==> flow/design.v <==
module sig_altmult_add
(
	input signed [15:0] dataa, datab, datac, datad,
	input 		clock, aclr,
	output reg 	[32:0] result
);
	reg signed	[15:0] dataa_reg, datab_reg, datac_reg, datad_reg;
	reg signed	[31:0] mult0_result, mult1_result;
	always @ (posedge clock or posedge aclr) begin
    	if (aclr) begin
			dataa_reg <= {16{1'b0}};
			datab_reg <= {16{1'b0}};
			datac_reg <= {16{1'b0}};
			datad_reg <= {16{1'b0}};
			mult0_result <= {32{1'b0}};
			mult1_result <= {32{1'b0}};
			result <= {33{1'b0}};
		end
		else begin
			dataa_reg <= dataa;
			datab_reg <= datab;
			datac_reg <= datac;
			datad_reg <= datad;
			mult0_result <= dataa_reg * datab_reg;
			mult1_result <= datac_reg * datad_reg;
			result <= mult0_result + mult1_result;
		end
	end
endmodule
Settings: LEC_CHECK=0, ABC_AREA=1, CAP_MARGIN=10, CELL_PAD_IN_SITES_DETAIL_PLACEMENT=2, CELL_PAD_IN_SITES_GLOBAL_PLACEMENT=3, CORE_MARGIN=5, CORE_UTILIZATION=47, CTS_CLUSTER_DIAMETER=60, GPL_ROUTABILITY_DRIVEN=1, GPL_TIMING_DRIVEN=0, HOLD_SLACK_MARGIN=0.15, MAX_ROUTING_LAYER=met4, MIN_ROUTING_LAYER=met2, PLACE_DENSITY=0.52, SETUP_SLACK_MARGIN=0.72, SLEW_MARGIN=20; clock period 5.24 ns.
run.sh (not shown) runs the stock make flow with config.mk's settings and CLKGATE_MAP_FILE=.
The starting point stopped in global placement without I/O (3_1_place_gp_skip_io).
Next try:
ABC_AREA = not set   (was 1)
CELL_PAD_IN_SITES_GLOBAL_PLACEMENT = not set   (was 3)
CTS_CLUSTER_DIAMETER = 46   (was 60)
HOLD_SLACK_MARGIN = not set   (was 0.15)
PLACE_DENSITY = not set   (was 0.52)
PLACE_DENSITY_LB_ADDON = 0.1   (was not set)
With this change the flow died in clock tree synthesis (4_1_cts) with DPL-0033.
Synthesized area shrinks by 9.3%.
Die area goes down by 8.9%.
Synthesized cell count falls by 28%.
Next try:
ABC_AREA = 1   (was not set)
CELL_PAD_IN_SITES_DETAIL_PLACEMENT = 0   (was 2)
CORE_ASPECT_RATIO = 0.5   (was not set)
CORE_MARGIN = 2   (was 5)
CORE_UTILIZATION = 63   (was 47)
CTS_CLUSTER_DIAMETER = 266   (was 46)
CTS_CLUSTER_SIZE = 100   (was not set)
GPL_ROUTABILITY_DRIVEN = 0   (was 1)
GPL_TIMING_DRIVEN = not set   (was 0)
MAX_ROUTING_LAYER = met5   (was met4)
MIN_ROUTING_LAYER = met1   (was met2)
PLACE_DENSITY = 0.44   (was not set)
PLACE_DENSITY_LB_ADDON = not set   (was 0.1)
SETUP_SLACK_MARGIN = -0.52   (was 0.72)
TNS_END_PERCENT = 10   (was not set)
Effect: Now the flow finished with setup timing left; die size is lower by about a fifth; synthesized cell count rises by well over a third; area after synthesis increases by roughly a tenth.
Next try:
ABC_AREA = not set   (was 1)
CAP_MARGIN = 20   (was 10)
CELL_PAD_IN_SITES_DETAIL_PLACEMENT = not set   (was 0)
CORE_UTILIZATION = 45   (was 63)
CTS_CLUSTER_DIAMETER = 140   (was 266)
HOLD_SLACK_MARGIN = 0.16   (was not set)
MAX_ROUTING_LAYER = not set   (was met5)
MIN_ROUTING_LAYER = not set   (was met1)
PLACE_DENSITY = not set   (was 0.44)
SETUP_SLACK_MARGIN = not set   (was -0.52)
TNS_END_PERCENT = 35   (was 10)
clock period = 7.0 ns   (was 5.24 ns; I/O delays follow)
Effect:
- This time the run passed the timing, design-rule and antenna checks
- synthesized cell count is lower by 28%
- critical path depth drops by 1
- via count came out lower by 23%
- final area went down by 13%
- first-iteration DRC count went down by 22%


RTL: the design.v shown in full above, as it stands there.
export LEC_CHECK = 0
export CAP_MARGIN = 10
export CELL_PAD_IN_SITES_DETAIL_PLACEMENT = 0
export CORE_MARGIN = 2
export CORE_UTILIZATION = 71
export CTS_CLUSTER_DIAMETER = 79
export CTS_CLUSTER_SIZE = 35
export GPL_ROUTABILITY_DRIVEN = 1
export MAX_ROUTING_LAYER = met5
export MIN_ROUTING_LAYER = met1
export PLACE_DENSITY = 0.36
export SETUP_SLACK_MARGIN = 1.47
export SLEW_MARGIN = 20
create_clock -name core_clock -period 4.94 [get_ports {clock}]
The starting point completed, yet does not pass: setup timing.
Edit:
Settings changed: CORE_ASPECT_RATIO set to 1.39, CORE_UTILIZATION 71 to 72, CTS_CLUSTER_DIAMETER 79 to 312, HOLD_SLACK_MARGIN set to -0.05, PLACE_DENSITY 0.36 to 0.35, SETUP_SLACK_MARGIN 1.47 to 0.93.
Clock period 4.94 ns to 6.34 ns, I/O delays scaled along.
Effect: With this change the flow ran to the end with no violations. Utilization fell by 5.5 points. Synthesized area does not change. Setup slack improved by 1600 ps. Global-route usage fell by 2.4 points. Via count fell by about 11%. Die size fell by 1.3%. Sequential share of layout area rose by 1.0 points. Final cell count fell by 6.0%. Routed wire length fell by about 18%.
Edit:
Settings changed: CORE_ASPECT_RATIO 1.39 to unset, CTS_CLUSTER_DIAMETER 312 to 79, HOLD_SLACK_MARGIN -0.05 to unset, PLACE_DENSITY 0.35 to unset, PLACE_DENSITY_LB_ADDON set to 0.29, SETUP_SLACK_MARGIN 0.93 to -0.36.
Clock period 6.34 ns to 4.94 ns, I/O delays scaled along.
Outcome: This time the run ran to the end with violations: setup timing; cell area rose by a few percent; setup slack got worse by 2800 ps.


== run 1 ==
RTL: the design.v shown in full above, as it stands there.
Settings: LEC_CHECK=0, ABC_AREA=1, CAP_MARGIN=20, CORE_MARGIN=2, CORE_UTILIZATION=72, CTS_CLUSTER_DIAMETER=300, CTS_CLUSTER_SIZE=99, SETUP_SLACK_MARGIN=-0.33, SLEW_MARGIN=20, TNS_END_PERCENT=5; clock period 4.01 ns.
Run 1: aborted in 5_1_grt (tool error)
diff inputs: run 1 => run 2
# run 1
export LEC_CHECK = 0
export ABC_AREA = 1
export CAP_MARGIN = 20
export CORE_MARGIN = 2
export CORE_UTILIZATION = 72
export CTS_CLUSTER_DIAMETER = 300
export CTS_CLUSTER_SIZE = 99
export SETUP_SLACK_MARGIN = -0.33
export SLEW_MARGIN = 20
export TNS_END_PERCENT = 5
create_clock -name core_clock -period 4.01 [get_ports {clock}]
# run 2
export LEC_CHECK = 0
export CAP_MARGIN = 20
export CORE_MARGIN = 2
export CORE_UTILIZATION = 36
export SLEW_MARGIN = 20
create_clock -name core_clock -period 6.78 [get_ports {clock}]
--- outcome ---
- Run 2: all stages complete, timing, DRC and antenna checks passed
- Summary of the comparison: mean cell area of the mapped netlist is higher in run 2, relative to run 1.
- Run 2 against run 1: register share after synthesis climbed 1.5 points, placed wire-length estimate has decreased, core utilization before placement went down 36 points.
- [compare] base=run 1 new=run 2: instance count of the mapped netlist went down 28%; standard-cell row count went up 25; mux contribution to synthesized area went up 0.20 points; synthesis area per yosys went down about 9%.
The inputs of run 3 differ from those of run 2 as listed below.
# run 2
export LEC_CHECK = 0
export CAP_MARGIN = 20
export CORE_MARGIN = 2
export CORE_UTILIZATION = 36
export SLEW_MARGIN = 20
create_clock -name core_clock -period 6.78 [get_ports {clock}]
# run 3
export LEC_CHECK = 0
export CAP_MARGIN = 20
export CORE_MARGIN = 2
export CORE_UTILIZATION = 59
export SLEW_MARGIN = 20
create_clock -name core_clock -period 4.63 [get_ports {clock}]
Changes observed in run 3 relative to run 2: first-iteration DRC count +about 10%, critical path depth down 1, highest net fanout along the worst path shows a reduction of 3, core footprint -27000 um^2. Run 3 ran in full, but the layout does not pass; the checks complain about negative setup slack.
## Diff of input files: run 4 against run 3
# run 3
export LEC_CHECK = 0
export CAP_MARGIN = 20
export CORE_MARGIN = 2
export CORE_UTILIZATION = 59
export SLEW_MARGIN = 20
create_clock -name core_clock -period 4.63 [get_ports {clock}]
# run 4
export LEC_CHECK = 0
export CAP_MARGIN = 20
export CORE_MARGIN = 2
export CORE_UTILIZATION = 72
export PLACE_DENSITY_LB_ADDON = 0.01
export SETUP_SLACK_MARGIN = 1.68
export SLEW_MARGIN = 20
export TNS_END_PERCENT = 5
create_clock -name core_clock -period 5.92 [get_ports {clock}]
- Nothing crashed in run 4 and all stages finished; the problem is that the final layout failed, the offending checks being negative setup slack.
- When the final numbers for run 4 and run 3 were put side by side, the number of antenna violations at the first check in global routing turned out to be smaller in run 4.
- Summary — die boundary height, run 4 relative to run 3: lower, by 20 um.
- Summary: clock period minus final worst setup slack, run 4 worse than run 3
- Diff run 3 -> run 4: portion of the layout cell area used by clock cells now sits at about the same level; critical path depth went up; least setup slack across all paths after layout picked up an extra 1080 ps; sequential standard cell area closely matched the old numbers.
- Summary of run 4 over run 3: final instance count without filler cells went down; number of primary I/O pins was more or less identical; final area went down.
Changes in run 5 relative to run 4:
# run 4
export LEC_CHECK = 0
export CAP_MARGIN = 20
export CORE_MARGIN = 2
export CORE_UTILIZATION = 72
export PLACE_DENSITY_LB_ADDON = 0.01
export SETUP_SLACK_MARGIN = 1.68
export SLEW_MARGIN = 20
export TNS_END_PERCENT = 5
create_clock -name core_clock -period 5.92 [get_ports {clock}]
# run 5
export LEC_CHECK = 0
export CAP_MARGIN = 20
export CORE_MARGIN = 2
export CORE_UTILIZATION = 40
export SLEW_MARGIN = 20
create_clock -name core_clock -period 7.0 [get_ports {clock}]
--- outcome ---
Run 5 ran to completion and came out clean on the timing, design-rule and antenna checks.
Going from run 4 to run 5, the setup slack of the critical path after layout was found to have gone up by 580 ps.
Run 4 → run 5: pre-CTS setup slack picked up an extra 590 ps, maximum clock rate saw a decrease, count of routing violations after the opening detailed-route iteration moved down, final cell area excluding filler cells moved down.
Share of synthesized area occupied by flip-flops and latches came out exactly the same in run 4 and run 5.
Input changes introduced in run 6 (baseline for comparison: run 5):
# run 5
export LEC_CHECK = 0
export CAP_MARGIN = 20
export CORE_MARGIN = 2
export CORE_UTILIZATION = 40
export SLEW_MARGIN = 20
create_clock -name core_clock -period 7.0 [get_ports {clock}]
# run 6
export LEC_CHECK = 0
export CAP_MARGIN = 20
export CORE_ASPECT_RATIO = 0.95
export CORE_MARGIN = 2
export CORE_UTILIZATION = 45
export CTS_CLUSTER_DIAMETER = 140
export CTS_CLUSTER_SIZE = 100
export HOLD_SLACK_MARGIN = 0.16
export SLEW_MARGIN = 20
export TNS_END_PERCENT = 35
create_clock -name core_clock -period 7.0 [get_ports {clock}]
## What came out
- The met2 demand-to-capacity share in global routing of run 6 is higher than that of run 5.
- Run 6: maximum frequency about 1.7% above run 5
- Going from run 5 to run 6, final core utilization now sits higher, met2 wirelength from detailed routing has decreased, time the worst path needs with I/O delays and setup fell by 110 ps, final design area excluding fillers now smaller, gate count after technology mapping did not really move.
- The worst setup slack number comes out higher for run 6 vs run 5.
- Between run 6 and run 5, the pin count of the biggest net entering global routing is lower for run 5.


// sig_altmult_add: RTL as listed in full above, without the edits since
Settings: LEC_CHECK=0, CAP_MARGIN=10, CELL_PAD_IN_SITES_DETAIL_PLACEMENT=0, CORE_MARGIN=5, CORE_UTILIZATION=47, CTS_CLUSTER_DIAMETER=79, GPL_ROUTABILITY_DRIVEN=1, GPL_TIMING_DRIVEN=0, HOLD_SLACK_MARGIN=0.23, MAX_ROUTING_LAYER=met4, MIN_ROUTING_LAYER=met2, PLACE_DENSITY_LB_ADDON=0.1, SETUP_SLACK_MARGIN=0.72, SLEW_MARGIN=20; clock period 5.24 ns.
The baseline finished but fails on negative setup slack.
Then changed:
- CELL_PAD_IN_SITES_DETAIL_PLACEMENT: 0 -> 2
- CELL_PAD_IN_SITES_GLOBAL_PLACEMENT: unset -> 3
- CTS_CLUSTER_DIAMETER: 79 -> 46
- HOLD_SLACK_MARGIN: 0.23 -> 0.15
- PLACE_DENSITY_LB_ADDON: 0.1 -> unset
=>
- This time the run stopped in clock tree synthesis on DPL-0033
- area after synthesis stays the same
- synthesized cell count is unchanged
- die size is unchanged
Then changed:
- ABC_AREA: unset -> 1
- CTS_CLUSTER_DIAMETER: 46 -> 60
- MIN_ROUTING_LAYER: met2 -> met1
- PLACE_DENSITY_LB_ADDON: unset -> 0.19
- clock period: 5.24 -> 3.95 ns (I/O delays scaled with it)
What happened: The new run never finished: it broke off in global placement without I/O (FLW-0024); synthesized area came out higher by roughly a tenth; die area came out higher by roughly a tenth; synthesized cell count came out higher by well over a third.
Then changed:
- CELL_PAD_IN_SITES_DETAIL_PLACEMENT: 2 -> 0
- CELL_PAD_IN_SITES_GLOBAL_PLACEMENT: 3 -> unset
- CORE_MARGIN: 5 -> 2
- CORE_UTILIZATION: 47 -> 72
- CTS_CLUSTER_DIAMETER: 60 -> 79
- CTS_CLUSTER_SIZE: unset -> 46
- GPL_TIMING_DRIVEN: 0 -> unset
- HOLD_SLACK_MARGIN: 0.15 -> unset
- MAX_ROUTING_LAYER: met4 -> met5
- PLACE_DENSITY: unset -> 0.87
- PLACE_DENSITY_LB_ADDON: 0.19 -> unset
- clock period: 3.95 -> 6.36 ns (I/O delays scaled with it)
Outcome:
- This time the run went through all stages and came out clean
- area after synthesis is unchanged
- die size came out lower by 37%
- synthesized cell count is unchanged


RTL: the design.v shown in full above, as it stands there.
make LEC_CHECK=0 CAP_MARGIN=10 CELL_PAD_IN_SITES_DETAIL_PLACEMENT=2 CELL_PAD_IN_SITES_GLOBAL_PLACEMENT=3 CORE_MARGIN=5 CORE_UTILIZATION=47 CTS_CLUSTER_DIAMETER=46 GPL_ROUTABILITY_DRIVEN=1 GPL_TIMING_DRIVEN=1 HOLD_SLACK_MARGIN=0.15 MAX_ROUTING_LAYER=met4 MIN_ROUTING_LAYER=met2 PLACE_DENSITY=0.52 SETUP_SLACK_MARGIN=0.72 SLEW_MARGIN=20 finish   # period 5.24 ns
The first run never finished: it broke off in 4_1_cts with DPL-0033.
==> next run, changes <==
- ABC_AREA: unset -> 1
- CTS_CLUSTER_DIAMETER: 46 -> 60
- GPL_TIMING_DRIVEN: 1 -> 0
- MAX_ROUTING_LAYER: met4 -> met5
- PLACE_DENSITY: 0.52 -> unset
- PLACE_DENSITY_LB_ADDON: unset -> 0.19
- clock period: 5.24 -> 3.95 ns (I/O delays scaled with it)
The new run never finished: it broke off in 3_1_place_gp_skip_io, error FLW-0024.
Area after synthesis goes up by 10%.
Synthesized cell count increases by 39%.
Die size rises by 9.8%.
==> next run, changes <==
- ABC_AREA: 1 -> unset
- CAP_MARGIN: 10 -> 20
- CELL_PAD_IN_SITES_DETAIL_PLACEMENT: 2 -> unset
- CELL_PAD_IN_SITES_GLOBAL_PLACEMENT: 3 -> unset
- CORE_MARGIN: 5 -> 2
- CORE_UTILIZATION: 47 -> 40
- CTS_CLUSTER_DIAMETER: 60 -> unset
- GPL_ROUTABILITY_DRIVEN: 1 -> unset
- GPL_TIMING_DRIVEN: 0 -> unset
- HOLD_SLACK_MARGIN: 0.15 -> unset
- MAX_ROUTING_LAYER: met5 -> unset
- MIN_ROUTING_LAYER: met2 -> unset
- PLACE_DENSITY_LB_ADDON: 0.19 -> unset
- SETUP_SLACK_MARGIN: 0.72 -> unset
- clock period: 3.95 -> 6.78 ns (I/O delays scaled with it)
Effect: The changed run passed the timing, design-rule and antenna checks. Area after synthesis fell by roughly a tenth. Synthesized cell count fell by a quarter to a third. Die size rose slightly.
==> next run, changes <==
- CORE_UTILIZATION: 40 -> 57
- CTS_CLUSTER_DIAMETER: unset -> 211
- CTS_CLUSTER_SIZE: unset -> 42
- SETUP_SLACK_MARGIN: unset -> 1.44
- clock period: 6.78 -> 5.18 ns (I/O delays scaled with it)
=> This time the run produced a layout that fails on setup timing. Maximum frequency went up by 8.4%. Cell area went up by 15%. Synthesized area does not change. Wire length went up by 8.0%. Via count went up by 9.2%. Cell count went up by 3.3%. Count of clock-buffer cells in the layout does not change. Sequential share of layout area went down by 1.8 points.
==> next run, changes <==
- CORE_UTILIZATION: 57 -> 66
- CTS_CLUSTER_DIAMETER: 211 -> unset
- CTS_CLUSTER_SIZE: 42 -> unset
- SETUP_SLACK_MARGIN: 1.44 -> 1.18
Result:
- The changed run completed and failed the layout checks on setup timing
- setup slack loses 0.048 ns
- die size shrinks by 13%
- routed wire length rose by about 5%
- core utilization went up by 12 points
- cell count fell by 1.3%
==> next run, changes <==
- ABC_AREA: unset -> 1
- CORE_UTILIZATION: 66 -> 72
- CTS_CLUSTER_DIAMETER: unset -> 213
- PLACE_DENSITY_LB_ADDON: unset -> 0.01
- SETUP_SLACK_MARGIN: 1.18 -> unset
- clock period: 5.18 -> 5.14 ns (I/O delays scaled with it)
The new run did not get past 5_1_grt, error GRT-0232. Die area grows by about 1%. Synthesized area rose by about 10%. Synthesized cell count climbs by 39%.
